==> harbor: inputs <==
==> flow/design.v (excerpt) <==
module circ(clk, reset, pushin, Xin, Rin, pushout, Yout);
input clk,reset,pushin;
input [23:0] Xin,Rin;
output pushout;
output [23:0] Yout;
reg [23:0] Xl,Rl;
reg V1;
reg [47:0] X2,R2,diff,Diff;
reg V2;
reg V3;
reg [24:0] res;
reg [26:0] rv;
always @(posedge(clk) or posedge(reset)) begin
  if(reset) begin
    V1<=0;
    Xl<=0;
    Rl<=0;
  end else begin
    V1<= pushin;
    Xl<= Xin;
    Rl<= Rin;
  end
end
always @(posedge(clk) or posedge(reset)) begin
  if(reset) begin
    V2 <= 0;
    X2 <= 0;
    R2 <= 0;
  end else begin
    V2 <= V1;
    X2 <= Xl*Xl;
    R2 <= Rl*Rl;
  end
end
always @(posedge(clk) or posedge(reset)) begin
 if(reset) begin
  V3 <= 0;
  Diff <= 0;
 end else begin
  V3 <= V2;
  Diff <= R2-X2;
 end
end
integer ix;
always @(*) begin
 res=0;
 rv=0;
 diff=Diff;
 for(ix=0; ix < 24; ix=ix+1) begin 
   rv = { rv[24:0], diff[47:46] };
   diff={ diff[45:0],2'b0};
   if( { 1'b0,res[23:0],2'b1 } <= rv ) begin
     rv=rv - { 1'b0,res[23:0],2'b1 };
     res = { res[23:0],1'b1 };
   end else res= { res[23:0],1'b0 };
 end
end
assign pushout=V3;
assign Yout = res[23:0];
endmodule
==> flow/config.mk <==
export PLATFORM = sky130hd
export DESIGN_NAME = circ
export DESIGN_NICKNAME = circ
export VERILOG_FILES = /design/flow/design.v
export SDC_FILE = /design/flow/constraint.sdc
export NUM_CORES = 4
export LEC_CHECK = 0
export CAP_MARGIN = 20
export CELL_PAD_IN_SITES_DETAIL_PLACEMENT = 0
export CORE_MARGIN = 2
export CORE_UTILIZATION = 58
export CTS_CLUSTER_DIAMETER = 331
export CTS_CLUSTER_SIZE = 98
export GPL_TIMING_DRIVEN = 0
export SETUP_SLACK_MARGIN = 5.0
export SLEW_MARGIN = 10
==> flow/constraint.sdc <==
create_clock -name core_clock -period 44.8 [get_ports {clk}]
set_input_delay 8.9600 -clock core_clock [delete_from_list [all_inputs] [get_ports {clk}]]
set_output_delay 8.9600 -clock core_clock [all_outputs]
set_load 0.01 [all_outputs]
run.sh (not shown) runs the stock make flow with config.mk's settings and CLKGATE_MAP_FILE=.
==> inputs of xenon, as changes to harbor <==
==> flow/config.mk (replaced) <==
export PLATFORM = sky130hd
export DESIGN_NAME = circ
export DESIGN_NICKNAME = circ
export VERILOG_FILES = /design/flow/design.v
export SDC_FILE = /design/flow/constraint.sdc
export NUM_CORES = 4
export LEC_CHECK = 0
export ABC_AREA = 1
export CAP_MARGIN = 20
export CELL_PAD_IN_SITES_DETAIL_PLACEMENT = 0
export CORE_MARGIN = 2
export CORE_UTILIZATION = 72
export CTS_CLUSTER_DIAMETER = 216
export GPL_TIMING_DRIVEN = 1
export PLACE_DENSITY = 0.64
export SETUP_SLACK_MARGIN = -2.0
export SLEW_MARGIN = 30
==> flow/constraint.sdc (replaced) <==
create_clock -name core_clock -period 45.5 [get_ports {clk}]
set_input_delay 9.1000 -clock core_clock [delete_from_list [all_inputs] [get_ports {clk}]]
set_output_delay 9.1000 -clock core_clock [all_outputs]
set_load 0.01 [all_outputs]
==> inputs of indigo, as changes to harbor <==
==> flow/config.mk (replaced) <==
export PLATFORM = sky130hd
export DESIGN_NAME = circ
export DESIGN_NICKNAME = circ
export VERILOG_FILES = /design/flow/design.v
export SDC_FILE = /design/flow/constraint.sdc
export NUM_CORES = 4
export LEC_CHECK = 0
export ABC_AREA = 1
export CAP_MARGIN = 20
export CORE_MARGIN = 2
export CORE_UTILIZATION = 68
export CTS_CLUSTER_DIAMETER = 237
export CTS_CLUSTER_SIZE = 92
export SLEW_MARGIN = 20
==> flow/constraint.sdc (replaced) <==
create_clock -name core_clock -period 88.9 [get_ports {clk}]
set_input_delay 17.7800 -clock core_clock [delete_from_list [all_inputs] [get_ports {clk}]]
set_output_delay 17.7800 -clock core_clock [all_outputs]
set_load 0.01 [all_outputs]
==> inputs of umber, as changes to harbor <==
==> flow/config.mk (replaced) <==
export PLATFORM = sky130hd
export DESIGN_NAME = circ
export DESIGN_NICKNAME = circ
export VERILOG_FILES = /design/flow/design.v
export SDC_FILE = /design/flow/constraint.sdc
export NUM_CORES = 4
export LEC_CHECK = 0
export ABC_AREA = 1
export CAP_MARGIN = 20
export CORE_MARGIN = 2
export CORE_UTILIZATION = 68
export CTS_CLUSTER_DIAMETER = 237
export CTS_CLUSTER_SIZE = 100
export SLEW_MARGIN = 20
==> flow/constraint.sdc (replaced) <==
create_clock -name core_clock -period 88.9 [get_ports {clk}]
set_input_delay 17.7800 -clock core_clock [delete_from_list [all_inputs] [get_ports {clk}]]
set_output_delay 17.7800 -clock core_clock [all_outputs]
set_load 0.01 [all_outputs]
==> results <==
quantity                                                                     indigo                   xenon                    umber           harbor
Critical Path Sink Type                                                 output port                       -              output port      output port
Std-Cell Core Area                                                      109000 um^2             103000 um^2              109000 um^2      119000 um^2
Area growth, synth to finish                                                  3.48%                       -                    3.48%            19.9%
Share of final layout cell area taken by non-clock buffers                    1.67%                       -                    1.67%            9.95%
Routed WL per cell                                                          24.0 um                       -                  24.0 um          22.6 um
Worst EP required                                                          71120 ps                       -                 71120 ps         35840 ps
Most numerous cell in the Yosys netlist                                     nand2_1                 nand2_1                  nand2_1            inv_1
Hold Violations, Final                                                            0                       -                        0                0
Register share after synthesis                                                6.47%                   6.47%                    6.47%            6.95%
Routed vias                                                                   78573                       -                    78573            64439
Detailed Route Iter0 Violations                                               11231                       -                    11231             5850
Final hold slack                                                             382 ps                       -                   382 ps           360 ps
Register share of the cell area                                               6.26%                       -                    6.26%            5.80%
Critical Path AT                                                           61470 ps                       -                 61470 ps         61470 ps
Dpl cells                                                                     12252                   14307                    12252            10123
Run status                                                  complete, no violations  stopped before the end  complete, no violations  failed layout checks
Stage where the flow stopped                                                      -                 5_1_grt                        -                -
Violated checks                                                                   -                       -                        -     setup timing
Xor-xnor portion of the synthesized cell area                                 4.50%                   4.50%                    4.50%            5.95%
Final Cell Area                                                          77200 um^2                       -               77200 um^2       83400 um^2
